$ cat design.v
`timescale 1ns / 1ps
module IR(
	input[15:0] instr, 
	output[7:0] sub_instr,
	output[3:0] DR,
	output[3:0] SA,
	output[3:0] SB
   );
	assign sub_instr = instr[15:8];
	assign DR = instr[11:8];
	assign SA = instr[7:4];
	assign SB = instr[3:0];
endmodule
`timescale 1ns / 1ps
module Mux_8_4(
	input sel,
	input[3:0] D_in0, D_in1,
	output reg[3:0] D_out
	);
	always @ (sel, D_in0, D_in1) begin
		case(sel)
			1'b0:
				D_out <= D_in0;			
			1'b1:
				D_out <= D_in1;			
			default:
				D_out <= D_in0;
		endcase		
	end
endmodule
`timescale 1ns / 1ps
module Mux_32_16(
	input sel,
	input[15:0] D_in0, D_in1,
	output reg[15:0] D_out
	);
	always @ (sel, D_in0, D_in1) begin
		case(sel)
			1'b0:
				D_out <= D_in0;			
			1'b1:
				D_out <= D_in1;			
			default:
				D_out <= D_in0;
		endcase		
	end
endmodule
`timescale 1ns / 1ps
module Mux_48_16(
	input[1:0] sel,
	input[15:0] D_in0, D_in1, D_in2,
	output reg[15:0] D_out
	);
	always @ (sel, D_in0, D_in1, D_in2) begin
		case(sel)
			2'b00:
				D_out <= D_in0;			
			2'b01:
				D_out <= D_in1;			
			2'b10:
				D_out <= D_in2;
			default:
				D_out <= D_in0;
		endcase		
	end
endmodule
`timescale 1ns / 1ps
module ALU(
	input[15:0] A, B,
	input[3:0] sel,
	output reg V, C, N, Z,
	output reg[15:0] res
   );
	always @(*) begin
		C = 0;
		V = 0;
		case(sel)
			4'b0000: begin
				res = A + B;
				if (~(A[15] ^ B[15]) & (res[15] ^ A[15]))
					C = 1;
				else
					C = 0;
			end
			4'b0001: begin
				res = A - B;
				if (~(A[15] ^ B[15]) & (res[15] ^ A[15]))  
					V = 1;  
				else
					V = 0;
			end
			4'b0010:
				res = A & B;
			4'b0011:
				res = A | B;
			4'b0100:
				res = A ^ B;
			4'b0101:
				res = ~A;
			4'b0110:
				res = A << 1;
			4'b0111:
				res = A >> 1;
			default:
				res = A;
		endcase
		if (res == 0)
			Z = 1;
		else
			Z = 0;
		if (res[15] == 1)
			N = 1;
		else
			N = 0;
	end
endmodule
`timescale 1ns / 1ps
module Reg_File( 
    input clk, reset,
    input RW,
    input [3:0] AA, BA, DA,
	 input [15:0] D,
    output [15:0] A,
    output [15:0] B
    );
	integer i;
	reg[15:0] file[15:0];
	always @ (posedge clk) begin
	   if (reset) begin
        for (i = 0; i < 16; i = i + 1)
            file[i] <= 0;
		end
		else begin
			if (RW)
				file[DA] <= D;
			else
				file[DA] <= file[DA];
		end
	end
	assign A = file[AA];
	assign B = file[BA];
endmodule
`timescale 1ns / 1ps
module PC(
	input clk, reset,
	input[1:0] PS,
	input[15:0] bus_A,
	input[5:0] extend,
	output reg[5:0] out
	);
	always @ (posedge clk) begin
		if (reset)
			out = 6'b0;
		else begin
			case(PS)
				2'b00:
					out = out;
				2'b01:
					out = out + 1'b1;
				2'b10:
					out = out + extend;
				2'b11:
					out = bus_A[5:0];
				default:
					out = out;
			endcase
		end
	end
endmodule
`timescale 1ns / 1ps
module Control_Logic(
	input state,
	input[7:0] instr,
	input V, C, N, Z,  
	output reg NS, MW, RW, MD, ROM_enable, ASEL, enable_ram_read,
	output reg[1:0] PS, MB,
	output [3:0] FS
   );
	assign FS = instr[7:4];
	always @ (*) begin
		case (instr[7:4])
			4'b0000: begin
				NS <= 0;
				MW <= 0;
				RW <= 1;
				MD <= 0;
				PS <= 2'b01;
				MB <= 2'b00;
				ROM_enable <= 1;
				ASEL <= 0;
				enable_ram_read <= 0;
			end
			4'b0001: begin
				NS <= 0;
				MW <= 0;
				RW <= 1;
				MD <= 0;
				PS <= 2'b01;
				MB <= 2'b00;
				ROM_enable <= 1;
				ASEL <= 0;
				enable_ram_read <= 0;
			end
			4'b0010: begin
				NS <= 0;
				MW <= 0;
				RW <= 1;
				MD <= 0;
				PS <= 2'b01;
				MB <= 2'b00;
				ROM_enable <= 1;
				ASEL <= 0;
				enable_ram_read <= 0;
			end
			4'b0011: begin
				NS <= 0;
				MW <= 0;
				RW <= 1;
				MD <= 0;
				PS <= 2'b01;
				MB <= 2'b00;
				ROM_enable <= 1;
				ASEL <= 0;
				enable_ram_read <= 0;
			end
			4'b0100: begin
				NS <= 0;
				MW <= 0;
				RW <= 1;
				MD <= 0;
				PS <= 2'b01;
				MB <= 2'b00;
				ROM_enable <= 1;
				ASEL <= 0;
				enable_ram_read <= 0;
			end
			4'b0101: begin
				NS <= 0;
				MW <= 0;
				RW <= 1;
				MD <= 0;
				PS <= 2'b01;
				MB <= 2'b00;
				ROM_enable <= 1;
				ASEL <= 0;
				enable_ram_read <= 0;
			end
			4'b0110: begin
				NS <= 0;
				MW <= 0;
				RW <= 1;
				MD <= 0;
				PS <= 2'b01;
				MB <= 2'b00;
				ROM_enable <= 1;
				ASEL <= 0;
				enable_ram_read <= 0;
			end
			4'b0111: begin
				NS <= 0;
				MW <= 0;
				RW <= 1;
				MD <= 0;
				PS <= 2'b01;
				MB <= 2'b00;
				ROM_enable <= 1;
				ASEL <= 0;
				enable_ram_read <= 0;
			end
			4'b1000: begin
				NS <= 0;
				MW <= 0;
				RW <= 1;
				MD <= 0;
				PS <= 2'b01;
				MB <= 2'b01;
				ROM_enable <= 1;
				ASEL <= 0;
				enable_ram_read <= 0;
			end
			4'b1001: begin
				NS <= 0;
				MW <= 0;
				RW <= 1;
				MD <= 1;
				PS <= 2'b01;
				MB <= 2'b00;
				ROM_enable <= 1;
				ASEL <= 0;
				enable_ram_read <= 0;
			end
			4'b1010: begin
				NS <= 0;
				MW <= 1;
				RW <= 0;
				MD <= 1'b0;
				PS <= 2'b01;
				MB <= 2'b00;
				ROM_enable <= 1;
				ASEL <= 0;
				enable_ram_read <= 0;
			end
			4'b1011: begin
				if (state == 0) begin
					NS <= 1;
					MW <= 0;
					RW <= 0;
					MD <= 1'b0;
					if (Z)
						PS <= 2'b10;
					else
						PS <= 2'b00;
					MB <= 2'b00;
					ROM_enable <= 0;
					ASEL <= 1;
					enable_ram_read <= 0;
				end
				else begin
					NS <= 0;
					MW <= 0;
					RW <= 0;
					MD <= 1'b0;
					PS <= 2'b01;
					MB <= 2'b00;
					ROM_enable <= 1;
					ASEL <= 0;
					enable_ram_read <= 0;
				end
			end
			4'b1100: begin
				if (state == 0) begin
					NS <= 1;
					MW <= 0;
					RW <= 0;
					MD <= 1'b0;
					if (Z)
						PS <= 2'b00;
					else
						PS <= 2'b10;
					MB <= 2'b00;
					ROM_enable <= 0;
					ASEL <= 1;
					enable_ram_read <= 0;
				end
				else begin
					NS <= 0;
					MW <= 0;
					RW <= 0;
					MD <= 1'b0;
					PS <= 2'b01;
					MB <= 2'b00;
					ROM_enable <= 1;
					ASEL <= 0;
					enable_ram_read <= 0;
				end
			end
			4'b1101: begin
				if (state == 0) begin
					NS <= 1;
					MW <= 0;
					RW <= 1;
					MD <= 1'b0;
					PS <= 2'b10;
					MB <= 2'b10;
					ROM_enable <= 0;
					ASEL <= 0;
					enable_ram_read <= 0;
				end
				else begin
					NS <= 0;
					MW <= 0;
					RW <= 0;
					MD <= 1'b0;
					PS <= 2'b01;
					MB <= 2'b00;
					ROM_enable <= 1;
					ASEL <= 0;
					enable_ram_read <= 0;
				end
			end
			4'b1110: begin
				if (state == 0) begin
					NS <= 1;
					MW <= 0;
					RW <= 0;
					MD <= 1'b0;
					PS <= 2'b10;
					MB <= 2'b00;
					ROM_enable <= 0;
					ASEL <= 0;
					enable_ram_read <= 0;
				end
				else begin
					NS <= 0;
					MW <= 0;
					RW <= 0;
					MD <= 1'b0;
					PS <= 2'b01;
					MB <= 2'b00;
					ROM_enable <= 1;
					ASEL <= 0;
					enable_ram_read <= 0;
				end
			end
			4'b1111: begin  
				if (instr[3:0] == 0) begin
					if (state == 0) begin
						NS <= 1;
						MW <= 0;
						RW <= 0;
						MD <= 1'b0;
						PS <= 2'b11;
						MB <= 2'b00;
						ROM_enable <= 0;
						ASEL <= 0;
						enable_ram_read <= 0;
					end
					else begin
						NS <= 0;
						MW <= 0;
						RW <= 0;
						MD <= 1'b0;
						PS <= 2'b01;
						MB <= 2'b00;
						ROM_enable <= 1;
						ASEL <= 0;
						enable_ram_read <= 0;
					end
				end
				else begin
					NS <= 0;
					MW <= 0;
					RW <= 0;
					MD <= 1'b0;
					PS <= 2'b00;
					MB <= 2'b00;
					ROM_enable <= 0;
					ASEL <= 0;
					enable_ram_read <= 1;
				end
			end
			default: begin
				NS <= 0;
				MW <= 0;
				RW <= 0;
				MD <= 0;
				PS <= 2'b00;
				MB <= 2'b00;
				ROM_enable <= 0;
				ASEL <= 0;
				enable_ram_read <= 0;
			end
		endcase
	end
endmodule
`timescale 1ns / 1ps
module Controller(
	input clk, V, C, N , Z, reset,
	input[15:0] bus_A, ROM_data,
	output MD, RW, MW, ROM_enable, ASEL, enable_ram_read,
	output[1:0] MB,
	output[3:0] FS, DR, SA, SB,
	output[5:0] PC,
	output[15:0] imdt
   );
	wire[1:0] PS_wire;
	wire[7:0] sub_instr_wire;
	wire[3:0] SA_wire, SB_wire;
	wire[5:0] SA_SB_wire;
	wire state_reg_wire_in;
	wire state_reg_wire_out;
	assign SA_SB_wire[3:0] = SB_wire;
	assign SA_SB_wire[5:4] = SA_wire[1:0];
	assign imdt[15:8] = 8'b0;
	assign imdt[7:4] = SA_wire;
	assign imdt[3:0] = SB_wire;
	assign SA = SA_wire;
	assign SB = SB_wire;
	PC PC0(.clk (clk), .reset (reset), .PS (PS_wire), .bus_A (bus_A), .extend (SA_SB_wire), .out (PC));
	IR IR0(.instr (ROM_data), .sub_instr (sub_instr_wire), .DR (DR), .SA (SA_wire), .SB (SB_wire));
	Control_Logic Control_Logic0(.state (state_reg_wire_out), .instr (sub_instr_wire), .V (V), .C (C),
	.N (N), .Z (Z), .NS (state_reg_wire_in), .MW (MW), .RW (RW), .MD (MD), .PS (PS_wire), .MB (MB),
	.FS (FS), .ROM_enable (ROM_enable), .ASEL (ASEL), .enable_ram_read (enable_ram_read));
	reg state_reg;
	assign state_reg_wire_out = state_reg;
	always @ (posedge clk) begin
		if (reset)
			state_reg <= 1'b0;
		else
			state_reg <= state_reg_wire_in;
	end
endmodule
`timescale 1ns / 1ps
module Datapath(
	input clk, MD, RW, reset, ASEL,
	input[1:0] MB,
	input[3:0] FS, SA, DR, BA,
	input[5:0] PC,
	input[15:0] imdt, RAM_data_out,
	output V, C, N, Z,
	output[15:0] A_out, B_out
	);
	wire[3:0] AA_wire;
	wire[15:0] bus_A, bus_B, F_out, Mux_D_Mux_B_wire, File_D_in_wire, PC_zeroed;
	assign A_out = bus_A;
	assign B_out = bus_B;
	assign PC_zeroed[15:6] = 10'b0;
	assign PC_zeroed[5:0] = PC;
	ALU ALU0 (.A (bus_A), .B (bus_B), .sel (FS), .V (V), .C (C), .N (N), .Z (Z), .res (F_out));
	Reg_File Reg_File0 (.clk (clk), .reset (reset), .RW (RW), .AA (AA_wire), .BA (BA), .DA (DR), .D (File_D_in_wire), .A (bus_A), .B (bus_B));
	Mux_8_4 Mux_A (.sel (ASEL), .D_in0 (SA), .D_in1 (DR), .D_out (AA_wire));
	Mux_32_16 Mux_D (.sel (MD), .D_in0 (F_out), .D_in1 (RAM_data_out), .D_out (Mux_D_Mux_B_wire));
	Mux_48_16 Mux_B (.sel (MB), .D_in0 (Mux_D_Mux_B_wire), .D_in1 (imdt), .D_in2 (PC_zeroed), .D_out (File_D_in_wire));
endmodule
`timescale 1ns / 1ps
module CPU_16_Bit_RISC(
    input clk, reset,  
	 input[15:0] data_from_rom,  
	 output enable_to_rom, write_enable_to_ram, read_enable_to_ram, enable_ram_read, 
	 output[5:0] address_to_rom, address_to_ram,
	 output[15:0] data_ram_out,
	 input[15:0] data_ram_in,
	 input btn_press	
	 );
	wire V, C, N, Z , MD, RW, MW, ASEL;
	wire[1:0] MB;
	wire[3:0] FS, DR, SA, SB;
	wire[5:0] PC_out;
	wire[15:0] bus_A, ROM_data, imdt;
	Controller Controller0(.clk (clk), .V (V), .C (C), .N (N), .Z (Z), .bus_A (bus_A), 
	.ROM_data (data_from_rom), .MD (MD), .RW (RW), .MW (MW), .MB (MB), .FS (FS), .DR (DR), .SA (SA),
	.SB (SB), .reset (reset), .PC (PC_out), .imdt (imdt), .ROM_enable (enable_to_rom), .ASEL (ASEL), .enable_ram_read(enable_ram_read));
	Datapath Datapath0 (.clk (clk), .reset (reset), .MD (MD), .MB (MB), .RW (RW), .FS (FS), .SA (SA), .DR (DR), .BA (SB), 
	.PC (PC_out), .imdt (imdt), .RAM_data_out (data_ram_in), .V (V), .C (C), .N (N), .Z (Z),
	.A_out (bus_A), .B_out (data_ram_out), .ASEL (ASEL));
	assign write_enable_to_ram = MW;
	assign read_enable_to_ram = ~MW;
	assign address_to_rom = PC_out;
	assign address_to_ram = bus_A[5:0];
endmodule
$ cat run.sh
#!/bin/bash
# the make line also repeats each setting of config.mk as NAME=value (left out here)
make -C /OpenROAD-flow-scripts/flow DESIGN_CONFIG=/design/flow/config.mk WORK_HOME=/design/flow/orfs CLKGATE_MAP_FILE= finish
$ cat config.mk
export PLATFORM = sky130hd
export DESIGN_NAME = CPU_16_Bit_RISC
export DESIGN_NICKNAME = CPU_16_Bit_RISC
export VERILOG_FILES = /design/flow/design.v
export SDC_FILE = /design/flow/constraint.sdc
export NUM_CORES = 4
export LEC_CHECK = 0
export CAP_MARGIN = 20
export CORE_MARGIN = 2
export CORE_UTILIZATION = 65
export SETUP_SLACK_MARGIN = 0.68
export SLEW_MARGIN = 20
$ cat constraint.sdc
create_clock -name core_clock -period 5.47 [get_ports {clk}]
set_input_delay 1.0940 -clock core_clock [delete_from_list [all_inputs] [get_ports {clk}]]
set_output_delay 1.0940 -clock core_clock [all_outputs]
set_load 0.01 [all_outputs]
==> GITHUB_STEP_SUMMARY, run 1 <==
## Implementation flow summary

| Metric | Value |
|---|---|
| Cell taking the most area after synthesis | `edfxtp_1` |
| Post-synthesis cell count | `1642` |
| First error | `[ERROR GRT-0116] Global routing finished with congestion. Check the congestion regions in the DRC Viewer.` |
| Basic Gates by Area | `14.9%` |
| Status | `aborted with a tool error` |
| Syn Area/Cell | `10.8 sq um` |
| Async S/R FF share, synth | `0%` |
| GR Overflow Total | `127` |
| Synth top area share | `43.5%` |
| Clk buf depth | `3` |
| EDFF count, synth | `256` |
| Starting density of the core | `65.9%` |
| Clock H-tree levels | `1` |
| Clk sinks | `263` |
| Top cells, area | `edfxtp_1 43%, mux4_2 9.7%, nor2_1 6.6%` |
| Comb area leader | `AND-OR/OR-AND gates` |
| Placed cell count | `2408` |
| Root Buffer | `clkbuf_16` |
| Xor/xnor share | `1.44%` |
| Die width | `169 um` |
| IO Port Bufs | `65` |
| Yosys aoi share | `15.7%` |
| Synthesized netlist net count | `1733` |
| Yosys Instances | `1642` |
| Full die area | `28500 sq um` |
| CTS buffer count | `29` |
| Post-synth regs | `263` |
| Worst slack at placement | `-3.56 ns` |
| Top_reg_cell synth | `edfxtp_1` |
| Die Ht | `169 um` |
| Core Area | `26800 sq um` |
| Adder Share, Synth | `4.11%` |
| Synth cell count leaders | `311 x nor2_1, 256 x edfxtp_1, 117 x nand2_1` |
| Tot GR Track Use | `82.6%` |
| FP Rows | `60` |
| Cell Type Count | `100` |
| Post-synth mux share | `14.9%` |
| Most frequent cell after synthesis | `nor2_1` |
| Synth Seq Share | `44.3%` |
| Synthesized area | `17700 sq um` |
| HPWL after DPL | `54.6 mm` |
| Hold buffers post-CTS | `0` |
| Syn. warnings | `8` |
| I/O pin count | `67` |
| Chip Area, Yosys | `17700 sq um` |
| Gpl congestion | `1.02` |
| Stage reached | `5_1_grt` |
-- metal layers --
metal	global-route usage [%]	overflow
met5	35.0	0
met2	95.5	63
met4	82.8	55
met1	83.7	2
met3	70.1	7
-- repair_timing --
| action | in CTS |
|---|---|
| pin swaps | 95 |
| setup endpoints to repair | 274 |
| buffers inserted | 66 |
| gates cloned | 3 |
| resized | 260 |
-- per-stage QoR --
step | instance area [sq um] | util (%) | TNS [ns] | power [mW]
2_1_floorplan | 18200 | - | -15.83 | 3.53
3_3_place_gp | 22400 | 83.7 | -236.48 | 4.48
3_5_place_dp | 22400 | 83.7 | -247.94 | 4.54
4_1_cts | 24900 | 93.1 | -12.58 | 6.83
==> run 2, diff against run 1 <==
Settings changed: CORE_UTILIZATION 65 to 40, SETUP_SLACK_MARGIN 0.68 to unset.
Clock period 5.47 ns to 9.85 ns, I/O delays scaled along.
==> run 2 against run 1 <==
  * The run now finishes clean
  * Area after synthesis unchanged
  * Synthesized cell count stayed put
  * Die size up 61%
==> GITHUB_STEP_SUMMARY, run 2 <==
### Yosys + OpenROAD results

| Metric | Value |
|---|---|
| Status | `no timing/DRC/antenna violations` |
| CP Capture Point | `Controller0.PC0.out[5]$_SDFFE_PP0P_` |
| Hold_sp | `Controller0.PC0.out[4]$_SDFFE_PP0P_` |
| Post-synth regs | `263 (unchanged)` |
| Critical path required time | `10.31 ns` |
| Die width | `214 um (+27%)` |
| Worst hold endpoint | `Controller0.PC0.out[4]$_SDFFE_PP0P_` |
| Max Cap Viol | `0` |
| Filler instances | `4020` |
| Reg-to-Reg End | `Controller0.PC0.out[5]$_SDFFE_PP0P_` |
| Fin util | `49.8%` |
| Top pwr grp | `registers` |
| Clock H-tree levels | `1 (unchanged)` |
| Worst R2R Path Depth | `36` |
| Initial antenna violation count | `0` |
| Diodes inserted | `0` |
| Worst-Skew Late Latency | `0.59 ns` |
| Vias in the first global route | `15627` |
| Post-synth mux share | `14.9% (unchanged)` |
| I/O pin count | `67 (unchanged)` |
| Adder Share, Synth | `4.11% (unchanged)` |
| Final period utilization | `95.9%` |
| CP peak stage delay | `0.49 ns` |
| Tot GR Track Use | `30.0%` |
| Placed cell areas | `20700 sq um (-7.8%)` |
| Combinational group share of total power | `30.9%` |
| P per Cell Area | `160 nW/um^2` |
| Clk sinks | `263 (unchanged)` |
| Chip Area, Yosys | `17700 sq um (unchanged)` |
| Worst Hold Class | `reg -> reg` |
| Gpl congestion | `0.939 (-7.6%)` |
| Starting density of the core | `40.2% (-26 points)` |
| Area Overhead vs Synth | `23.7%` |
| Flop area | `7830 sq um` |
| Synth Seq Share | `44.3% (unchanged)` |
| WL final | `70.1 mm` |
| Worst Path Max Fanout | `13` |
| Top_reg_cell synth | `edfxtp_1` |
| Total power draw | `3.50 mW` |
| Slowest stage cell, crit path | `clkdlybuf4s50_1` |
| R2R Setup Slk | `1.86 ns` |
| Post-Route Skew | `0.0190 ns` |
| Comb power | `1.08 mW` |
| Synth cell count leaders | `311 x nor2_1, 256 x edfxtp_1, 117 x nand2_1` |
| Max_slew headroom | `40.5%` |
| Setup violators final | `0` |
| IO Port Bufs | `65 (unchanged)` |
| Number of detailed-route iterations in the first pass | `6` |
| Final hold viol count | `0` |
| Root Buffer | `clkbuf_16` |
| Hold buffers post-CTS | `0 (unchanged)` |
| Logic cell area | `9170 sq um` |
| Reg power frac | `37.4%` |
| Syn Area/Cell | `10.8 sq um (unchanged)` |
| TritonCTS clock tree | `done` |
| Vias/cell | `6.27` |
| OpenROAD warnings | `45` |
| DR WL/cell | `28.0 um` |
| Via count | `15718` |
| Cell Type Count | `100 (unchanged)` |
| Die Ht | `214 um (+27%)` |
| First-pass GRT wire length | `103 mm` |
| Endpoint class of the critical path | `register` |
| Cell taking the most area after synthesis | `edfxtp_1` |
| GR Overflow Total | `0` |
| Synthesized area | `17700 sq um (unchanged)` |
| Top cells, area | `edfxtp_1 43%, mux4_2 9.7%, nor2_1 6.6%` |
| Clk buf depth | `3 (unchanged)` |
| CTS buffer count | `29 (unchanged)` |
| CP startpoint | `data_from_rom[12]` |
| FP Rows | `77 (+28%)` |
| Synth top area share | `43.5% (unchanged)` |
| Core Area | `43900 sq um (+64%)` |
| Static Leak | `8.34 nW` |
| Clock power frac | `31.7%` |
| Crit-path leading delay family | `AND-OR/OR-AND gates` |
| Setup TNS | `0 ns` |
| Drc violations | `0` |
| Worst-Margin Slew | `0.889 ns` |
| Clk slew on worst S/H paths | `0.05 ns` |
| Seq pwr | `1.31 mW` |
| Number of DRC markers in iteration 0 | `2066` |
| Fmax | `106 MHz` |
| Synthesized netlist net count | `1733 (unchanged)` |
| Yosys Instances | `1642 (unchanged)` |
| Full die area | `45900 sq um (+61%)` |
| CP Launch Type | `input port` |
| NetSw | `1.12 mW` |
| Setup CP Type | `in -> reg` |
| Async S/R FF share, synth | `0% (unchanged)` |
| CP most frequent cell | `buf_4` |
| CP arrival | `9.91 ns` |
| Final #Nets | `1983` |
| Worst vdd ir | `0.141 mV` |
| Basic Gates by Area | `14.9% (unchanged)` |
| Worst r2r src | `Controller0.state_reg$_SDFF_PP0_` |
| Comb area leader | `AND-OR/OR-AND gates` |
| Crit path time final | `9.44 ns` |
| Hold-critical path depth | `2` |
| Yosys aoi share | `15.7% (unchanged)` |
| Xor/xnor share | `1.44% (unchanged)` |
| Most frequent cell after synthesis | `nor2_1` |
| EDFF count, synth | `256 (unchanged)` |
| P_clk | `1.11 mW` |
| Worst path bufs/invs | `7` |
| Max Slew Vio Count | `0` |
| DRT antenna net count | `0` |
| Syn. warnings | `8 (unchanged)` |
| HPWL after DPL | `49.1 mm (-10%)` |
| Post-synthesis cell count | `1642 (unchanged)` |
| Largest net degree at the start of global routing | `35` |
| Cell internal pwr | `2.38 mW` |
| Finished Cell Area | `21900 sq um` |
| Cell count along the critical path | `39` |
| Sw Share | `32.0%` |
run 2: through the flow:
step | hold WS, ns | worst slack (ns) | cells
finish | 0.591 | 0.407 | 2506
global route | 0.604 | -0.0253 | 2506
CTS | 0.592 | 0.0795 | 2500
detailed placement | 0.580 | -0.663 | 2444
global placement | 0.578 | -0.554 | 2442
floorplan | 0.524 | 0.373 | 1642
run 2: repair_timing:
| action | 4_1_cts | 5_1_grt |
|---|---|---|
| gates resized | 0 | 28 |
| pin swaps | 1 | 6 |
| gates cloned | 0 | 1 |
| endpoints found under the setup margin | 1 | 2 |
| buffers inserted | 3 | 5 |
run 2: cell type report:
cell class	instances	share of cell area (%)
inverter	51	0.876
sequential	263	35.8
clock buffer	32	3.37
clock inverter	21	0.990
multi-input combinational	1197	42.0
timing repair buffer	350	13.6
tap	592	3.39
run 2: layer usage:
metal  part of all wire, %  global-route usage, %  vias up
met2                    47                   49.6     1085
met3                    11                   5.22      231
met5                     0                      0        -
li1                      -                      -     6751
met4                   5.6                   14.8        0
met1                    37                   38.3     7651
==> run 3, diff against run 2 <==
Settings changed: CORE_UTILIZATION 40 to 68, CTS_CLUSTER_SIZE set to 34, SETUP_SLACK_MARGIN set to 0.68.
Clock period 9.85 ns to 8.53 ns, I/O delays scaled along.
==> run 3 against run 2 <==
  * The run now fails in 5_1_grt
  * Die size fell by 41%
  * Area after synthesis unchanged
  * Synthesized cell count stayed put
==> GITHUB_STEP_SUMMARY, run 3 <==
## Implementation flow summary

| Metric | Value |
|---|---|
| EDFF count, synth | `256 (unchanged)` |
| Yosys Instances | `1642 (unchanged)` |
| Synthesized area | `17700 sq um (unchanged)` |
| Clk buf depth | `3 (unchanged)` |
| Basic Gates by Area | `14.9% (unchanged)` |
| Die Ht | `165 um (-23%)` |
| Post-synth regs | `263 (unchanged)` |
| Status | `aborted with a tool error` |
| Synth cell count leaders | `311 x nor2_1, 256 x edfxtp_1, 117 x nand2_1` |
| Comb area leader | `AND-OR/OR-AND gates` |
| Post-synthesis cell count | `1642 (unchanged)` |
| Placed cell count | `2242 (-8.3%)` |
| Stage reached | `5_1_grt` |
| Cell Type Count | `100 (unchanged)` |
| Xor/xnor share | `1.44% (unchanged)` |
| Core Area | `25800 sq um (-41%)` |
| Full die area | `27300 sq um (-41%)` |
| Top_reg_cell synth | `edfxtp_1` |
| Synthesized netlist net count | `1733 (unchanged)` |
| IO Port Bufs | `65 (unchanged)` |
| Clock H-tree levels | `1 (unchanged)` |
| Hold buffers post-CTS | `0 (unchanged)` |
| Syn. warnings | `8 (unchanged)` |
| Top cells, area | `edfxtp_1 43%, mux4_2 9.7%, nor2_1 6.6%` |
| Tot GR Track Use | `77.7%` |
| Synth Seq Share | `44.3% (unchanged)` |
| Starting density of the core | `68.6% (+28 points)` |
| FP Rows | `59 (-23%)` |
| Placed cell areas | `20900 sq um (+0.85%)` |
| Gpl congestion | `1.01 (+7.3%)` |
| Chip Area, Yosys | `17700 sq um (unchanged)` |
| First error | `[ERROR GRT-0232] Routing congestion too high. Check the congestion heatmap in the GUI.` |
| Cell taking the most area after synthesis | `edfxtp_1` |
| HPWL after DPL | `48.3 mm (-1.5%)` |
| CTS buffer count | `28 (-3.4%)` |
| Root Buffer | `clkbuf_16` |
| I/O pin count | `67 (unchanged)` |
| Post-synth mux share | `14.9% (unchanged)` |
| Syn Area/Cell | `10.8 sq um (unchanged)` |
| Die width | `165 um (-23%)` |
| Synth top area share | `43.5% (unchanged)` |
| Async S/R FF share, synth | `0% (unchanged)` |
| Most frequent cell after synthesis | `nor2_1` |
| Adder Share, Synth | `4.11% (unchanged)` |
| Clk sinks | `263 (unchanged)` |
| GR Overflow Total | `10` |
| Yosys aoi share | `15.7% (unchanged)` |
[run 3: routing by layer]
| layer | overflow | global-route usage (%) |
|---|---|---|
| met1 | 0 | 78.0 |
| met3 | 1 | 67.2 |
| met5 | 1 | 40.3 |
| met4 | 3 | 74.9 |
| met2 | 5 | 90.5 |
[run 3: stage by stage]
step	setup slack [ns]	total power [mW]	hold slack (ns)
CTS	0.300	4.12	0.541
detailed placement	-1.03	2.78	0.533
floorplan	0.0681	2.21	0.524
global placement	-0.896	2.75	0.518
[run 3: timing repair]
action	4_1_cts
resized	153
cloned	4
hold endpoints to repair	0
endpoints found under the setup margin	6
buffers inserted	49
pin swaps	59
==> run 4, diff against run 3 <==
Settings changed: CORE_UTILIZATION 68 to 72, CTS_CLUSTER_DIAMETER set to 373, CTS_CLUSTER_SIZE 34 to 41, HOLD_SLACK_MARGIN set to -0.09, SETUP_SLACK_MARGIN 0.68 to unset.
Clock period 8.53 ns to 5.22 ns, I/O delays scaled along.
==> run 4 against run 3 <==
  * The run fails in 4_1_cts
  * Synthesized cell count did not move
  * Die size shrank 5.4%
  * Area after synthesis did not move
==> GITHUB_STEP_SUMMARY, run 4 <==
## Implementation flow summary

| Metric | Value |
|---|---|
| Synth cell count leaders | `311 x nor2_1, 256 x edfxtp_1, 117 x nand2_1` |
| Top cells, area | `edfxtp_1 43%, mux4_2 9.7%, nor2_1 6.6%` |
| Synth top area share | `43.5% (unchanged)` |
| Worst slack at placement | `-3.64 ns (-2.61 ns)` |
| Starting density of the core | `73.1% (+4.5 points)` |
| Syn. warnings | `8 (unchanged)` |
| HPWL after DPL | `56.1 mm (+16%)` |
| IO Port Bufs | `65 (unchanged)` |
| I/O pin count | `67 (unchanged)` |
| Synthesized area | `17700 sq um (unchanged)` |
| Die width | `161 um (-2.8%)` |
| Comb area leader | `AND-OR/OR-AND gates` |
| Cell taking the most area after synthesis | `edfxtp_1` |
| Post-synth regs | `263 (unchanged)` |
| Xor/xnor share | `1.44% (unchanged)` |
| Core Area | `24200 sq um (-6.2%)` |
| Post-synth mux share | `14.9% (unchanged)` |
| FP Rows | `57 (-3.4%)` |
| Gpl congestion | `1.12 (+11%)` |
| Async S/R FF share, synth | `0% (unchanged)` |
| Adder Share, Synth | `4.11% (unchanged)` |
| Top_reg_cell synth | `edfxtp_1` |
| Yosys Instances | `1642 (unchanged)` |
| Synth Seq Share | `44.3% (unchanged)` |
| Die Ht | `161 um (-2.8%)` |
| Status | `aborted with a tool error` |
| Syn Area/Cell | `10.8 sq um (unchanged)` |
| Yosys aoi share | `15.7% (unchanged)` |
| EDFF count, synth | `256 (unchanged)` |
| Cell Type Count | `100 (unchanged)` |
| Stage reached | `4_1_cts` |
| Most frequent cell after synthesis | `nor2_1` |
| Full die area | `25800 sq um (-5.4%)` |
| Post-synthesis cell count | `1642 (unchanged)` |
| Placed cell count | `2381 (+6.2%)` |
| Basic Gates by Area | `14.9% (unchanged)` |
| Synthesized netlist net count | `1733 (unchanged)` |
| Chip Area, Yosys | `17700 sq um (unchanged)` |
| First error | `[ERROR DPL-0038] Utilization greater than 100%, impossible to legalize` |
run 4: stage by stage:
step                      hold WS, ns  util [%]  cell area [sq um]  TNS, ns
after floorplan                 0.534         -              18200   -39.82
after global placement          0.540      92.2              22300  -260.04
after detailed placement        0.543      92.2              22300  -318.63
==> run 5, diff against run 4 <==
Settings changed: CELL_PAD_IN_SITES_DETAIL_PLACEMENT set to 1, CELL_PAD_IN_SITES_GLOBAL_PLACEMENT set to 2, CORE_UTILIZATION 72 to 49, CTS_CLUSTER_DIAMETER 373 to unset, CTS_CLUSTER_SIZE 41 to 69, GPL_ROUTABILITY_DRIVEN set to 1, HOLD_SLACK_MARGIN -0.09 to 0.05, MIN_ROUTING_LAYER set to met2, PLACE_DENSITY_LB_ADDON set to 0.05, SETUP_SLACK_MARGIN set to 1.52.
Clock period 5.22 ns to 7.17 ns, I/O delays scaled along.
==> run 5 against run 4 <==
  * The run fails in 5_1_grt
  * Area after synthesis is the same
  * Synthesized cell count stayed put
  * Die size rose by 46%
==> GITHUB_STEP_SUMMARY, run 5 <==
## Implementation flow summary

| Metric | Value |
|---|---|
| Status | `aborted with a tool error` |
| Stage reached | `5_1_grt` |
| First error | `[ERROR GRT-0232] Routing congestion too high. Check the congestion heatmap in the GUI.` |
| Clock H-tree levels | `1` |
| Placed cell count | `2462 (+3.4%)` |
| Xor/xnor share | `1.44% (unchanged)` |
| Synthesized netlist net count | `1733 (unchanged)` |
| HPWL after DPL | `60.1 mm (+7.0%)` |
| FP Rows | `69 (+21%)` |
| Post-synthesis cell count | `1642 (unchanged)` |
| Adder Share, Synth | `4.11% (unchanged)` |
| Root Buffer | `clkbuf_16` |
| Synth Seq Share | `44.3% (unchanged)` |
| Comb area leader | `AND-OR/OR-AND gates` |
| Starting density of the core | `49.7% (-23 points)` |
| Full die area | `37600 sq um (+46%)` |
| Die Ht | `194 um (+21%)` |
| Synth top area share | `43.5% (unchanged)` |
| CTS buffer count | `29` |
| Core Area | `35600 sq um (+47%)` |
| GR Overflow Total | `1` |
| Cell Type Count | `100 (unchanged)` |
| Cell taking the most area after synthesis | `edfxtp_1` |
| I/O pin count | `67 (unchanged)` |
| Yosys Instances | `1642 (unchanged)` |
| Syn Area/Cell | `10.8 sq um (unchanged)` |
| Chip Area, Yosys | `17700 sq um (unchanged)` |
| IO Port Bufs | `65 (unchanged)` |
| Die width | `194 um (+21%)` |
| Top cells, area | `edfxtp_1 43%, mux4_2 9.7%, nor2_1 6.6%` |
| Clk buf depth | `3` |
| Syn. warnings | `8 (unchanged)` |
| Gpl congestion | `1.12 (+0.24%)` |
| Top_reg_cell synth | `edfxtp_1` |
| EDFF count, synth | `256 (unchanged)` |
| Synth cell count leaders | `311 x nor2_1, 256 x edfxtp_1, 117 x nand2_1` |
| Most frequent cell after synthesis | `nor2_1` |
| Yosys aoi share | `15.7% (unchanged)` |
| Post-synth regs | `263 (unchanged)` |
| Synthesized area | `17700 sq um (unchanged)` |
| Basic Gates by Area | `14.9% (unchanged)` |
| Post-synth mux share | `14.9% (unchanged)` |
| Async S/R FF share, synth | `0% (unchanged)` |
| Clk sinks | `263` |
| Tot GR Track Use | `79.0%` |
run 5: through the flow:
stage                     setup WS (ns)  cell area (sq um)  util, %  hold slack (ns)  total power, mW
after floorplan                  -0.992              18200        -            0.534             2.69
after global placement            -1.91              21900     61.6            0.556             3.42
after detailed placement          -2.07              21900     61.7            0.563             3.47
after CTS                         -1.00              24100     67.7            0.569             5.08
run 5: what timing repair did:
action                     4_1_cts
resized                        176
hold buffers                     0
buffers inserted                69
cloned                           6
pin swaps                       97
setup endpoints to repair      253
run 5: layer usage:
metal	global-route usage [%]	GRT overflow
met2	83.5	0
met5	64.9	0
met1	-	-
met3	85.1	1
met4	62.7	0
==> run 6, diff against run 5 <==
Settings changed: ABC_AREA set to 1, CELL_PAD_IN_SITES_DETAIL_PLACEMENT 1 to unset, CELL_PAD_IN_SITES_GLOBAL_PLACEMENT 2 to unset, CORE_UTILIZATION 49 to 58, CTS_CLUSTER_SIZE 69 to unset, GPL_ROUTABILITY_DRIVEN 1 to unset, HOLD_SLACK_MARGIN 0.05 to unset, MIN_ROUTING_LAYER met2 to unset, PLACE_DENSITY_LB_ADDON 0.05 to unset, SETUP_SLACK_MARGIN 1.52 to 1.37.
Clock period 7.17 ns to 5.58 ns, I/O delays scaled along.
==> run 6 against run 5 <==
  * Die size shrank 14%
  * The layout now fails its checks (negative setup slack)
  * Area after synthesis grew 1.9%
  * Synthesized cell count grew 47%
==> GITHUB_STEP_SUMMARY, run 6 <==
### Yosys + OpenROAD results

| Metric | Value |
|---|---|
| CP Launch Type | `input port` |
| Post-synth regs | `263 (unchanged)` |
| Top pwr grp | `combinational cells` |
| Most frequent cell after synthesis | `nand2_1` |
| Vias in the first global route | `20724` |
| P_clk | `2.00 mW` |
| Number of DRC markers in iteration 0 | `4662` |
| WL final | `88.6 mm` |
| Cell count along the critical path | `48` |
| Full die area | `32500 sq um (-14%)` |
| HPWL after DPL | `47.7 mm (-21%)` |
| Endpoint class of the critical path | `register` |
| Top cells, area | `edfxtp_1 43%, nand2_1 12%, nand3_1 10%` |
| Cell internal pwr | `4.46 mW` |
| FP Rows | `64 (-7.2%)` |
| Violated Checks | `negative setup slack` |
| Finished Cell Area | `25300 sq um` |
| Tot GR Track Use | `48.5%` |
| Final #Nets | `2893` |
| CTS buffer count | `29 (unchanged)` |
| Adder Share, Synth | `3.97% (-0.13 points)` |
| Top_reg_cell synth | `edfxtp_1` |
| Worst Hold Class | `reg -> reg` |
| Area Overhead vs Synth | `40.3%` |
| Max Slew Vio Count | `0` |
| Reg-to-Reg End | `Controller0.PC0.out[5]$_SDFFE_PP0P_` |
| DRT antenna net count | `0` |
| Yosys Instances | `2420 (+47%)` |
| OpenROAD warnings | `50` |
| Fmax | `140 MHz` |
| Synth top area share | `42.7% (-0.81 points)` |
| Sw Share | `36.3%` |
| Seq pwr | `2.29 mW` |
| Hold_sp | `Controller0.PC0.out[5]$_SDFFE_PP0P_` |
| Async S/R FF share, synth | `0% (unchanged)` |
| Syn. warnings | `8 (unchanged)` |
| Crit-path leading delay family | `simple AND/OR/NAND/NOR gates` |
| Final setup margin | `-1.58 ns` |
| CP most frequent cell | `nand2_1` |
| Cell taking the most area after synthesis | `edfxtp_1` |
| Chip Area, Yosys | `18000 sq um (+1.9%)` |
| Basic Gates by Area | `31.2% (+16 points)` |
| Reg power frac | `32.8%` |
| Initial antenna violation count | `6` |
| Clock power frac | `28.5%` |
| Worst-Skew Late Latency | `0.63 ns` |
| Worst Path Max Fanout | `12` |
| GR Overflow Total | `0` |
| TritonCTS clock tree | `done` |
| Worst r2r src | `Datapath0.Reg_File0.file[0][4]$_SDFFCE_PN0P_` |
| IO Port Bufs | `65 (unchanged)` |
| Largest net degree at the start of global routing | `32` |
| Fin util | `82.6%` |
| Static Leak | `11.1 nW` |
| Vias/cell | `6.74` |
| Status | `finished with violations` |
| Final hold viol count | `0` |
| Critical path required time | `6.05 ns` |
| Root Buffer | `clkbuf_16` |
| First-pass GRT wire length | `120 mm` |
| Starting density of the core | `58.9% (+9.2 points)` |
| DR WL/cell | `27.5 um` |
| Worst vdd ir | `0.303 mV` |
| Synth cell count leaders | `588 x nand2_1, 369 x nand3_1, 330 x nor2_1` |
| Yosys aoi share | `10.4% (-5.4 points)` |
| Clk slew on worst S/H paths | `0.06 ns` |
| P per Cell Area | `277 nW/um^2` |
| Total power draw | `7.00 mW` |
| Hold-critical path depth | `2` |
| Comb power | `2.71 mW` |
| CP Capture Point | `Controller0.PC0.out[5]$_SDFFE_PP0P_` |
| Slowest stage cell, crit path | `o211ai_1` |
| NetSw | `2.54 mW` |
| Drc violations | `0` |
| CP arrival | `7.63 ns` |
| Post-Route Skew | `0.0548 ns` |
| Setup violators final | `38` |
| Core Area | `30600 sq um (-14%)` |
| CP peak stage delay | `0.54 ns` |
| Die width | `180 um (-7.1%)` |
| R2R Setup Slk | `-1.05 ns` |
| Worst slack at placement | `-1.63 ns (+0.436 ns)` |
| Cell Type Count | `47 (-53%)` |
| Comb area leader | `simple AND/OR/NAND/NOR gates` |
| Worst path bufs/invs | `9` |
| Clock H-tree levels | `1 (unchanged)` |
| Placed cell areas | `21600 sq um (-1.4%)` |
| Syn Area/Cell | `7.44 sq um (-31%)` |
| Die Ht | `180 um (-7.1%)` |
| Gpl congestion | `0.984 (-12%)` |
| Worst-Margin Slew | `1.20 ns` |
| Crit path time final | `7.16 ns` |
| Setup CP Type | `in -> reg` |
| RSZ-0062 raised after global routing | `true` |
| Synthesized netlist net count | `2511 (+45%)` |
| Worst hold endpoint | `Controller0.PC0.out[5]$_SDFFE_PP0P_` |
| Worst R2R Path Depth | `45` |
| Synth Seq Share | `43.5% (-0.83 points)` |
| Number of detailed-route iterations in the first pass | `21` |
| EDFF count, synth | `256 (unchanged)` |
| Combinational group share of total power | `38.7%` |
| CP startpoint | `data_from_rom[0]` |
| Post-synth mux share | `0% (-15 points)` |
| Max Cap Viol | `0` |
| I/O pin count | `67 (unchanged)` |
| Via count | `21726` |
| Hold buffers post-CTS | `0 (unchanged)` |
| Setup TNS | `-45.60 ns` |
| Xor/xnor share | `0.778% (-0.66 points)` |
| Synthesized area | `18000 sq um (+1.9%)` |
| Post-synthesis cell count | `2420 (+47%)` |
| Clk buf depth | `3 (unchanged)` |
| Final period utilization | `128%` |
| Max_slew headroom | `19.8%` |
| Clk sinks | `263 (unchanged)` |
-- run 6: area by class of cell --
| cell class | instances | area (sq um) |
|---|---|---|
| Tap cell | 396 | 495 |
| Timing Repair inverter | 1 | 5.00 |
| Sequential cell | 263 | 7830 |
| Antenna cell | 2 | 5.00 |
| Fill cell | 1808 | 5310 |
| Clock inverter | 23 | 208 |
| Inverter | 296 | 1160 |
| Timing Repair Buffer | 493 | 4990 |
| Clock buffer | 31 | 733 |
| Multi-Input combinational cell | 1718 | 9850 |
-- run 6: what timing repair did --
item,CTS,global route
buffers inserted,74,23
cloned,17,5
resized,253,157
setup endpoints to repair,284,276
pin swaps,111,59
-- run 6: stage by stage --
step | std cells | hold slack (ns)
after floorplan | 2420 | 0.422
after global placement | 3048 | 0.490
after detailed placement | 3048 | 0.475
after CTS | 3193 | 0.488
after global routing | 3221 | 0.504
final | 3223 | 0.494
-- run 6: metal layers --
metal  share of wire (%)  vias up  wire [um]  GRT usage [%]
met2                  41     2306      36600           72.2
met3                  17      898      14900           14.9
met5                0.17        -        155              0
met1                  31     9729      27700           58.7
met4                  10       10       9300           37.6
li1                    -     8783          -              -
==> run 7, diff against run 6 <==
Settings changed: CELL_PAD_IN_SITES_GLOBAL_PLACEMENT set to 1, CORE_MARGIN 2 to 5, CORE_UTILIZATION 58 to 67, HOLD_SLACK_MARGIN set to 0.15, MIN_ROUTING_LAYER set to met1, SETUP_SLACK_MARGIN 1.37 to unset.
Clock period 5.58 ns to 10.0 ns, I/O delays scaled along.
==> run 7 against run 6 <==
  * Die size shrank 6.8%
  * Area after synthesis is the same
  * Synthesized cell count is the same
  * The run now fails in 3_1_place_gp_skip_io
==> GITHUB_STEP_SUMMARY, run 7 <==
## Implementation flow summary

| Metric | Value |
|---|---|
| Status | `aborted with a tool error` |
| Stage reached | `3_1_place_gp_skip_io` |
| First error | `[ERROR GPL-0301] Utilization 106.625 % exceeds 100%.` |
| Core Area | `26700 sq um (-13%)` |
| Comb area leader | `simple AND/OR/NAND/NOR gates` |
| Adder Share, Synth | `3.97% (unchanged)` |
| Synth top area share | `42.7% (unchanged)` |
| Xor/xnor share | `0.778% (unchanged)` |
| Full die area | `30300 sq um (-6.8%)` |
| Synthesized netlist net count | `2511 (unchanged)` |
| Synthesized area | `18000 sq um (unchanged)` |
| Top cells, area | `edfxtp_1 43%, nand2_1 12%, nand3_1 10%` |
| Post-synth mux share | `0% (unchanged)` |
| Synth cell count leaders | `588 x nand2_1, 369 x nand3_1, 330 x nor2_1` |
| Basic Gates by Area | `31.2% (unchanged)` |
| Cell Type Count | `47 (unchanged)` |
| Die Ht | `174 um (-3.5%)` |
| Most frequent cell after synthesis | `nand2_1` |
| Synth Seq Share | `43.5% (unchanged)` |
| Yosys aoi share | `10.4% (unchanged)` |
| Post-synth regs | `263 (unchanged)` |
| Starting density of the core | `67.4% (+8.5 points)` |
| Chip Area, Yosys | `18000 sq um (unchanged)` |
| EDFF count, synth | `256 (unchanged)` |
| Top_reg_cell synth | `edfxtp_1` |
| Die width | `174 um (-3.5%)` |
| Yosys Instances | `2420 (unchanged)` |
| FP Rows | `60 (-6.3%)` |
| Cell taking the most area after synthesis | `edfxtp_1` |
| Syn. warnings | `8 (unchanged)` |
| Async S/R FF share, synth | `0% (unchanged)` |
| Syn Area/Cell | `7.44 sq um (unchanged)` |
| Post-synthesis cell count | `2420 (unchanged)` |
==> run 8, diff against run 7 <==
Settings changed: CELL_PAD_IN_SITES_GLOBAL_PLACEMENT 1 to unset, CORE_MARGIN 5 to 2, CORE_UTILIZATION 67 to 60, CTS_CLUSTER_SIZE set to 96, HOLD_SLACK_MARGIN 0.15 to unset, MIN_ROUTING_LAYER met1 to unset.
Clock period 10.0 ns to 6.05 ns, I/O delays scaled along.
==> run 8 against run 7 <==
  * The layout now fails its checks (negative setup slack)
  * Area after synthesis did not move
  * Synthesized cell count unchanged
  * Die size up 3.8%
==> GITHUB_STEP_SUMMARY, run 8 <==
### Yosys + OpenROAD results

| Metric | Value |
|---|---|
| Top cells, area | `edfxtp_1 43%, nand2_1 12%, nand3_1 10%` |
| CP peak stage delay | `0.54 ns` |
| Clk buf depth | `3` |
| Diodes inserted | `0` |
| Final setup margin | `-0.377 ns` |
| Final period utilization | `106%` |
| Drc violations | `0` |
| Vias in the first global route | `18567` |
| Hold buffers post-CTS | `0` |
| Worst R2R Path Depth | `45` |
| Fmax | `156 MHz` |
| Basic Gates by Area | `31.2% (unchanged)` |
| Synthesized area | `18000 sq um (unchanged)` |
| Cell Type Count | `47 (unchanged)` |
| Total power draw | `6.00 mW` |
| Slowest stage cell, crit path | `clkdlybuf4s50_1` |
| Clk slew on worst S/H paths | `0.06 ns` |
| Synth Seq Share | `43.5% (unchanged)` |
| Yosys Instances | `2420 (unchanged)` |
| DR WL/cell | `22.6 um` |
| CP arrival | `6.93 ns` |
| Post-synthesis cell count | `2420 (unchanged)` |
| Seq pwr | `2.11 mW` |
| Synth cell count leaders | `588 x nand2_1, 369 x nand3_1, 330 x nor2_1` |
| Most frequent cell after synthesis | `nand2_1` |
| Final hold viol count | `0` |
| Worst Path Max Fanout | `28` |
| Starting density of the core | `60.9% (-6.5 points)` |
| Xor/xnor share | `0.778% (unchanged)` |
| RSZ-0062 raised after global routing | `true` |
| Worst hold endpoint | `Controller0.state_reg$_SDFF_PP0_` |
| Critical path required time | `6.55 ns` |
| Chip Area, Yosys | `18000 sq um (unchanged)` |
| R2R Setup Slk | `0.09 ns` |
| Worst r2r src | `Controller0.state_reg$_SDFF_PP0_` |
| Cell count along the critical path | `46` |
| Finished Cell Area | `23500 sq um` |
| HPWL after DPL | `47.0 mm` |
| Synth top area share | `42.7% (unchanged)` |
| NetSw | `2.00 mW` |
| I/O pin count | `67` |
| Die Ht | `177 um (+1.9%)` |
| Hold_sp | `Controller0.state_reg$_SDFF_PP0_` |
| Max_slew headroom | `26.3%` |
| Setup violators final | `4` |
| Post-synth regs | `263 (unchanged)` |
| CP startpoint | `data_from_rom[4]` |
| Tot GR Track Use | `44.3%` |
| Max Cap Viol | `0` |
| Full die area | `31400 sq um (+3.8%)` |
| Setup CP Type | `in -> reg` |
| Adder Share, Synth | `3.97% (unchanged)` |
| Worst Hold Class | `reg -> reg` |
| Number of detailed-route iterations in the first pass | `9` |
| IO Port Bufs | `65` |
| Root Buffer | `clkbuf_16` |
| WL final | `71.2 mm` |
| Post-Route Skew | `0.0262 ns` |
| Die width | `177 um (+1.9%)` |
| Syn. warnings | `8 (unchanged)` |
| Worst path bufs/invs | `6` |
| Sw Share | `33.4%` |
| Cell taking the most area after synthesis | `edfxtp_1` |
| Area Overhead vs Synth | `30.5%` |
| Crit-path leading delay family | `simple AND/OR/NAND/NOR gates` |
| Reg-to-Reg End | `Controller0.PC0.out[5]$_SDFFE_PP0P_` |
| Cell internal pwr | `4.00 mW` |
| Grt met3 use | `8.57%` |
| Gpl congestion | `1.03` |
| Vias/cell | `6.22` |
| Comb power | `2.01 mW` |
| Worst vdd ir | `0.264 mV` |
| GR Overflow Total | `0` |
| FP Rows | `63 (+5.0%)` |
| Yosys aoi share | `10.4% (unchanged)` |
| EDFF count, synth | `256 (unchanged)` |
| CP Capture Point | `Controller0.PC0.out[5]$_SDFFE_PP0P_` |
| P_clk | `1.88 mW` |
| Clock power frac | `31.4%` |
| Top pwr grp | `registers` |
| Async S/R FF share, synth | `0% (unchanged)` |
| Endpoint class of the critical path | `register` |
| Combinational group share of total power | `33.4%` |
| Clk sinks | `263` |
| M2 GR Usage | `68.9%` |
| CP most frequent cell | `nand2_1` |
| Synthesized netlist net count | `2511 (unchanged)` |
| Placed cell areas | `21200 sq um` |
| Initial antenna violation count | `0` |
| Status | `finished with violations` |
| Post-synth mux share | `0% (unchanged)` |
| Crit path time final | `6.43 ns` |
| Violated Checks | `negative setup slack` |
| Top_reg_cell synth | `edfxtp_1` |
| Core Area | `29600 sq um (+11%)` |
| P per Cell Area | `255 nW/um^2` |
| Worst-Margin Slew | `1.10 ns` |
| Busiest grt layer | `met2` |
| Via count | `19564` |
| Hold-critical path depth | `1` |
| Clock H-tree levels | `1` |
| CP Launch Type | `input port` |
| Comb area leader | `simple AND/OR/NAND/NOR gates` |
| Number of DRC markers in iteration 0 | `3170` |
| OpenROAD warnings | `49` |
| Worst-Skew Late Latency | `0.60 ns` |
| Met1 Track Usage GR | `56.8%` |
| Largest net degree at the start of global routing | `46` |
| Final #Nets | `2821` |
| First-pass GRT wire length | `104 mm` |
| Static Leak | `10.4 nW` |
| Syn Area/Cell | `7.44 sq um (unchanged)` |
| Reg power frac | `35.2%` |
| Max Slew Vio Count | `0` |
| CTS buffer count | `29` |
| DRT antenna net count | `0` |
| TritonCTS clock tree | `done` |
==> run 8: per-layer routing <==
metal / share of wire, % / vias up
met5: 0 / -
met4: 7.4 / 0
met3: 13 / 368
met2: 44 / 1676
li1: - / 8622
met1: 35 / 8898
==> run 8: layout make-up <==
type / instances / area, sq um
Sequential cell: 263 / 7830
Tap cell: 390 / 488
Inverter: 296 / 1150
Timing Repair Buffer: 423 / 4000
Clock buffer: 34 / 744
Multi-Input combinational cell: 1717 / 9040
Clock inverter: 20 / 246
Fill cell: 1982 / 6060
==> run 8: what timing repair did <==
item | CTS | global route
gates cloned | 7 | 4
resized | 92 | 93
buffers inserted | 44 | 19
endpoints found under the setup margin | 5 | 37
pin swaps | 48 | 74
==> run 8: through the flow <==
step	std cells	utilization, %	worst slack (ns)	hold WS (ns)	TNS [ns]
after floorplan	2420	-	0.000178	0.422	0
after global placement	3026	71.7	-1.22	0.474	-5.19
after detailed placement	3027	71.7	-1.39	0.475	-6.98
after CTS	3131	77.7	-0.0692	0.484	-0.300
after global routing	3143	79.5	-0.639	0.505	-3.17
final	3143	79.5	-0.377	0.494	-0.980
==> run 9, diff against run 8 <==
Settings changed: ABC_AREA 1 to unset, CORE_UTILIZATION 60 to 65, CTS_CLUSTER_SIZE 96 to unset.
Clock period 6.05 ns to 8.13 ns, I/O delays scaled along.
==> run 9 against run 8 <==
  * The layout still fails its checks (negative setup slack)
  * Cell area shrank 3.1%
  * Register-to-register slack improved by 0.48 ns
  * First-iteration DRC count increased by 27%
  * Largest power group unchanged
==> GITHUB_STEP_SUMMARY, run 9 <==
### Yosys + OpenROAD results

| Metric | Value |
|---|---|
| FP Rows | `60 (-4.8%)` |
| Seq pwr | `1.59 mW (-25%)` |
| DR WL/cell | `32.6 um (+44%)` |
| Placed cell areas | `20800 sq um (-2.0%)` |
| CP most frequent cell | `buf_4` |
| Synth top area share | `43.5% (+0.81 points)` |
| Reg-to-Reg End | `Controller0.PC0.out[5]$_SDFFE_PP0P_` |
| Post-synth mux share | `14.9% (+15 points)` |
| Top pwr grp | `registers` |
| Final hold viol count | `0 (unchanged)` |
| Via count | `17732 (-9.4%)` |
| Worst Path Max Fanout | `14 (-50%)` |
| Vias/cell | `7.58 (+22%)` |
| Worst R2R Path Depth | `35 (-22%)` |
| Top_reg_cell synth | `edfxtp_1` |
| Filler instances | `1404 (-29%)` |
| Chip Area, Yosys | `17700 sq um (-1.9%)` |
| Violated Checks | `negative setup slack` |
| Root Buffer | `clkbuf_16` |
| Hold_sp | `Controller0.PC0.out[4]$_SDFFE_PP0P_` |
| Starting density of the core | `65.9% (+5.0 points)` |
| Combinational group share of total power | `35.4% (+2.0 points)` |
| Worst hold endpoint | `Controller0.PC0.out[4]$_SDFFE_PP0P_` |
| Hold buffers post-CTS | `0 (unchanged)` |
| RSZ-0062 raised after global routing | `true` |
| Synth cell count leaders | `311 x nor2_1, 256 x edfxtp_1, 117 x nand2_1` |
| Area Overhead vs Synth | `28.8%` |
| NetSw | `1.50 mW (-25%)` |
| Worst-Margin Slew | `1.18 ns (+0.0796 ns)` |
| Top cells, area | `edfxtp_1 43%, mux4_2 9.7%, nor2_1 6.6%` |
| R2R Setup Slk | `0.57 ns (+0.48 ns)` |
| Worst path bufs/invs | `10 (+4)` |
| TritonCTS clock tree | `done` |
| Busiest grt layer | `met2` |
| Max Cap Viol | `0 (unchanged)` |
| I/O pin count | `67 (unchanged)` |
| Post-synthesis cell count | `1642 (-32%)` |
| CP Capture Point | `Controller0.PC0.out[5]$_SDFFE_PP0P_` |
| Syn. warnings | `8 (unchanged)` |
| Die Ht | `169 um (-4.7%)` |
| Largest net degree at the start of global routing | `33 (-28%)` |
| Full die area | `28500 sq um (-9.2%)` |
| Setup CP Type | `in -> reg` |
| First-pass GRT wire length | `106 mm (+1.2%)` |
| Worst r2r src | `Controller0.state_reg$_SDFF_PP0_` |
| Crit-path leading delay family | `AND-OR/OR-AND gates` |
| CP arrival | `8.91 ns (+1.98 ns)` |
| Synth Seq Share | `44.3% (+0.83 points)` |
| WL final | `76.3 mm (+7.3%)` |
| Static Leak | `8.86 nW (-15%)` |
| EDFF count, synth | `256 (unchanged)` |
| Synthesized area | `17700 sq um (-1.9%)` |
| Status | `finished with violations` |
| Max_slew headroom | `21.2% (-5.1 points)` |
| Critical path required time | `8.58 ns (+2.03 ns)` |
| Crit path time final | `8.46 ns` |
| Fmax | `118 MHz` |
| Cell count along the critical path | `37 (-20%)` |
| Finished Cell Area | `22800 sq um (-3.1%)` |
| Syn Area/Cell | `10.8 sq um (+45%)` |
| CP startpoint | `data_from_rom[13]` |
| Clk slew on worst S/H paths | `0.06 ns (about the same)` |
| Basic Gates by Area | `14.9% (-16 points)` |
| Sw Share | `34.1% (+0.77 points)` |
| Clk sinks | `263 (unchanged)` |
| CP Launch Type | `input port` |
| HPWL after DPL | `47.7 mm (+1.6%)` |
| Comb area leader | `AND-OR/OR-AND gates` |
| Post-Route Skew | `0.0767 ns (+0.0506 ns)` |
| Final setup margin | `-0.326 ns (+0.0502 ns)` |
| M2 GR Usage | `74.5% (+5.6 points)` |
| Clk buf depth | `3 (unchanged)` |
| Setup violators final | `1 (-3)` |
| OpenROAD warnings | `51 (+4.1%)` |
| P per Cell Area | `193 nW/um^2 (-24%)` |
| Yosys aoi share | `15.7% (+5.4 points)` |
| Synthesized netlist net count | `1733 (-31%)` |
| Comb power | `1.56 mW (-22%)` |
| Max Slew Vio Count | `0 (unchanged)` |
| Cell Type Count | `100 (+110%)` |
| Cell taking the most area after synthesis | `edfxtp_1` |
| Post-synth regs | `263 (unchanged)` |
| Worst Hold Class | `reg -> reg` |
| Tot GR Track Use | `51.1% (+6.8 points)` |
| Number of DRC markers in iteration 0 | `4027 (+27%)` |
| Number of detailed-route iterations in the first pass | `11 (+2)` |
| Die width | `169 um (-4.7%)` |
| Setup TNS | `-0.326 ns (+0.654 ns)` |
| Flop area | `7830 sq um (unchanged)` |
| Grt met3 use | `19.6% (+11 points)` |
| GR Overflow Total | `0 (unchanged)` |
| Worst slack at placement | `-1.68 ns (-0.288 ns)` |
| Adder Share, Synth | `4.11% (+0.13 points)` |
| Gpl congestion | `1.03 (+0.94%)` |
| Initial antenna violation count | `2 (+2)` |
| Slowest stage cell, crit path | `or4_4` |
| DRT antenna net count | `0 (unchanged)` |
| Reg power frac | `36.2% (+1.0 points)` |
| Worst vdd ir | `0.206 mV (-22%)` |
| Clock H-tree levels | `1 (unchanged)` |
| P_clk | `1.24 mW (-34%)` |
| IO Port Bufs | `65 (unchanged)` |
| Drc violations | `0 (unchanged)` |
| Core Area | `26800 sq um (-9.3%)` |
| Xor/xnor share | `1.44% (+0.66 points)` |
| Met1 Track Usage GR | `63.1% (+6.2 points)` |
| Hold-critical path depth | `2 (+1)` |
| Yosys Instances | `1642 (-32%)` |
| Final period utilization | `104% (-2.2 points)` |
| Most frequent cell after synthesis | `nor2_1` |
| Fin util | `84.9% (+5.4 points)` |
| CP peak stage delay | `0.55 ns (about the same)` |
| Endpoint class of the critical path | `register` |
| CTS buffer count | `28 (-3.4%)` |
| Logic cell area | `9700 sq um (+7.3%)` |
| Cell internal pwr | `2.89 mW (-28%)` |
| Final #Nets | `2070 (-27%)` |
| Vias in the first global route | `17037 (-8.2%)` |
| Worst-Skew Late Latency | `0.63 ns (+0.03 ns)` |
| Async S/R FF share, synth | `0% (unchanged)` |
| Clock power frac | `28.3% (-3.1 points)` |
[run 9: stage by stage]
step	power, mW	hold WS (ns)	cells
after floorplan	2.32	0.524	1642
after global placement	2.89	0.513	2238
after detailed placement	2.92	0.526	2238
after CTS	4.20	0.536	2323
after global routing	4.46	0.560	2338
final	4.39	0.543	2339
[run 9: final cells by class]
type | count | area share, %
Antenna cell | 1 | 0.0110
Clock buffer | 35 | 3.19
Clock inverter | 13 | 0.555
Inverter | 51 | 0.852
Multi-Input combinational cell | 1198 | 42.6
Sequential cell | 263 | 34.4
Tap cell | 341 | 1.87
Timing Repair Buffer | 437 | 16.5
[run 9: layer usage]
layer  routed length [um]  share of wire (%)
met4                 7660                 10
met5                  115               0.15
met1                23600                 31
met3                13700                 18
met2                31300                 41
[run 9: timing repair]
| action | 4_1_cts | 5_1_grt |
|---|---|---|
| setup buffers | 37 | 14 |
| endpoints found under the setup margin | 5 | 4 |
| resized | 101 | 63 |
| pin swaps | 66 | 38 |
| gates cloned | 1 | 1 |
==> run 10, diff against run 9 <==
Clock period 8.13 ns to 7.87 ns, I/O delays scaled along.
==> run 10 against run 9 <==
  * Sequential share of layout area is 0.28 points lower
  * Sequential cell count stayed put
  * Routed wire length is 3.2% higher
  * Clock-buffer cell count is 4 lower
  * Clock power is 6% higher
  * Highest routed layer unchanged
  * Via count is 2.9% higher
  * The layout still fails its checks (negative setup slack)
  * Die size stayed put
  * Critical path type unchanged
  * Sequential power is 3% higher
  * Cell count is 0.94% higher
  * Worst setup slack worse by 0.20 ns
  * Critical path depth stayed put
  * Synthesized cell count stayed put
==> GITHUB_STEP_SUMMARY, run 10 <==
### Yosys + OpenROAD results

| Metric | Value |
|---|---|
| Status | `finished with violations` |
| Violated Checks | `negative setup slack` |
| Initial antenna violation count | `3 (+1)` |
| Drc violations | `0 (unchanged)` |
| Via count | `18249 (+2.9%)` |
| Final period utilization | `107% (+2.7 points)` |
| Placed cell areas | `20800 sq um (+0.22%)` |
| Post-synth regs | `263 (unchanged)` |
| Max Slew Vio Count | `0 (unchanged)` |
| Crit path time final | `8.40 ns` |
| Die width | `169 um (unchanged)` |
| Post-synth mux share | `14.9% (unchanged)` |
| DR WL/cell | `33.4 um (+2.2%)` |
| Clock power frac | `28.5% (+0.2 points)` |
| Finished Cell Area | `22900 sq um (+0.82%)` |
| WL final | `78.8 mm (+3.2%)` |
| Worst Path Max Fanout | `22 (+8)` |
| Post-Route Skew | `0.0492 ns (-0.0275 ns)` |
| Max_slew headroom | `17.1% (-4.1 points)` |
| Worst R2R Path Depth | `36 (+2.9%)` |
| Synth cell count leaders | `311 x nor2_1, 256 x edfxtp_1, 117 x nand2_1` |
| Crit-path leading delay family | `AND-OR/OR-AND gates` |
| Hold_sp | `Controller0.PC0.out[2]$_SDFFE_PP0P_` |
| Final hold viol count | `0 (unchanged)` |
| CP startpoint | `data_from_rom[15]` |
| Synthesized netlist net count | `1733 (unchanged)` |
| Clk buf depth | `3 (unchanged)` |
| Gpl congestion | `0.987 (-4.7%)` |
| Worst Hold Class | `reg -> reg` |
| Filler instances | `1316 (-6.3%)` |
| Syn. warnings | `8 (unchanged)` |
| Adder Share, Synth | `4.11% (unchanged)` |
| GR Overflow Total | `0 (unchanged)` |
| CP arrival | `8.84 ns (-0.07 ns)` |
| Worst-Margin Slew | `1.24 ns (+0.0580 ns)` |
| Number of detailed-route iterations in the first pass | `12 (+1)` |
| Top_reg_cell synth | `edfxtp_1` |
| Number of DRC markers in iteration 0 | `3818 (-5.2%)` |
| Largest net degree at the start of global routing | `33 (unchanged)` |
| Comb power | `1.66 mW (+6%)` |
| R2R Setup Slk | `0.14 ns (-0.43 ns)` |
| I/O pin count | `67 (unchanged)` |
| Root Buffer | `clkbuf_16` |
| P per Cell Area | `202 nW/um^2 (+4.5%)` |
| Worst-Skew Late Latency | `0.59 ns (-0.04 ns)` |
| Worst path bufs/invs | `8 (-2)` |
| Cell internal pwr | `3.02 mW (+4.6%)` |
| CTS buffer count | `28 (unchanged)` |
| Yosys aoi share | `15.7% (unchanged)` |
| Clk sinks | `263 (unchanged)` |
| Setup CP Type | `in -> reg` |
| Area Overhead vs Synth | `29.8%` |
| Chip Area, Yosys | `17700 sq um (unchanged)` |
| P_clk | `1.32 mW (+6%)` |
| Full die area | `28500 sq um (unchanged)` |
| Syn Area/Cell | `10.8 sq um (unchanged)` |
| NetSw | `1.60 mW (+7.0%)` |
| Clk slew on worst S/H paths | `0.07 ns (about the same)` |
| Worst vdd ir | `0.253 mV (+23%)` |
| Reg-to-Reg End | `Controller0.PC0.out[5]$_SDFFE_PP0P_` |
| Seq pwr | `1.64 mW (+3%)` |
| CP peak stage delay | `0.54 ns (about the same)` |
| Top cells, area | `edfxtp_1 43%, mux4_2 9.7%, nor2_1 6.6%` |
| Comb area leader | `AND-OR/OR-AND gates` |
| Final setup margin | `-0.528 ns (-0.202 ns)` |
| Synthesized area | `17700 sq um (unchanged)` |
| Async S/R FF share, synth | `0% (unchanged)` |
| Hold-critical path depth | `2 (unchanged)` |
| Vias/cell | `7.73 (+2.0%)` |
| Clock H-tree levels | `1 (unchanged)` |
| Xor/xnor share | `1.44% (unchanged)` |
| CP Capture Point | `Controller0.PC0.out[5]$_SDFFE_PP0P_` |
| RSZ-0062 raised after global routing | `true` |
| Synth top area share | `43.5% (unchanged)` |
| Worst r2r src | `Controller0.state_reg$_SDFF_PP0_` |
| Static Leak | `9.00 nW (+1.6%)` |
| Max Cap Viol | `0 (unchanged)` |
| Endpoint class of the critical path | `register` |
| Starting density of the core | `65.9% (unchanged)` |
| Final #Nets | `2090 (+0.97%)` |
| HPWL after DPL | `47.8 mm (+0.16%)` |
| EDFF count, synth | `256 (unchanged)` |
| Post-synthesis cell count | `1642 (unchanged)` |
| Total power draw | `4.63 mW (+5.4%)` |
| Critical path required time | `8.31 ns (-0.27 ns)` |
| Tot GR Track Use | `51.9% (+0.85 points)` |
| Worst hold endpoint | `Controller0.PC0.out[2]$_SDFFE_PP0P_` |
| First-pass GRT wire length | `108 mm (+2.0%)` |
| Cell Type Count | `100 (unchanged)` |
| Die Ht | `169 um (unchanged)` |
| Fin util | `85.6% (+0.70 points)` |
| Slowest stage cell, crit path | `or4_4` |
| OpenROAD warnings | `50 (-2.0%)` |
| Core Area | `26800 sq um (unchanged)` |
| Vias in the first global route | `17504 (+2.7%)` |
| Reg power frac | `35.5% (-0.7 points)` |
| IO Port Bufs | `65 (unchanged)` |
| Most frequent cell after synthesis | `nor2_1` |
| CP Launch Type | `input port` |
| Setup violators final | `3 (+2)` |
| Hold buffers post-CTS | `0 (unchanged)` |
| FP Rows | `60 (unchanged)` |
| TritonCTS clock tree | `done` |
| Fmax | `119 MHz` |
| Sw Share | `34.7% (+0.51 points)` |
| Cell taking the most area after synthesis | `edfxtp_1` |
| Basic Gates by Area | `14.9% (unchanged)` |
| Yosys Instances | `1642 (unchanged)` |
| Top pwr grp | `combinational cells` |
| Combinational group share of total power | `35.9% (+0.5 points)` |
| Synth Seq Share | `44.3% (unchanged)` |
| Cell count along the critical path | `37 (unchanged)` |
| CP most frequent cell | `buf_4` |
| DRT antenna net count | `0 (unchanged)` |
==> run 10: repair_timing <==
item / CTS / global route
gates cloned: 2 / 0
resized: 102 / 92
setup endpoints to repair: 6 / 5
pin swaps: 62 / 67
setup buffers: 51 / 15
==> run 10: layer usage <==
layer / up-vias / share of wire [%] / global-route usage, %
li1: 6954 / - / -
met1: 8323 / 29 / 60.6
met2: 2178 / 41 / 78.0
met3: 790 / 18 / 21.1
met4: 4 / 11 / 37.0
met5: - / 0.060 / 1.04
==> run 10: area by class of cell <==
| type | count | area (sq um) | share of cell area [%] |
|---|---|---|---|
| diodes | 1 | 2.50 | 0.0109 |
| clock buffers | 31 | 712 | 3.10 |
| clock inverters | 19 | 155 | 0.676 |
| inverters | 51 | 194 | 0.845 |
| multi-input cells | 1198 | 9690 | 42.2 |
| flip-flops and latches | 263 | 7830 | 34.1 |
| well taps | 341 | 427 | 1.86 |
| repair buffers | 457 | 3940 | 17.2 |
==> run 10: per-stage QoR <==
stage,setup slack [ns],hold slack [ns],cells,setup TNS [ns]
floorplan,-0.461,0.524,1642,-0.461
finish,-0.528,0.545,2361,-0.870
global placement,-1.53,0.530,2243,-5.67
detailed placement,-1.72,0.540,2243,-7.21
CTS,-0.377,0.547,2346,-0.486
global route,-0.728,0.574,2360,-1.78
Power and IR drop assume default switching activity.
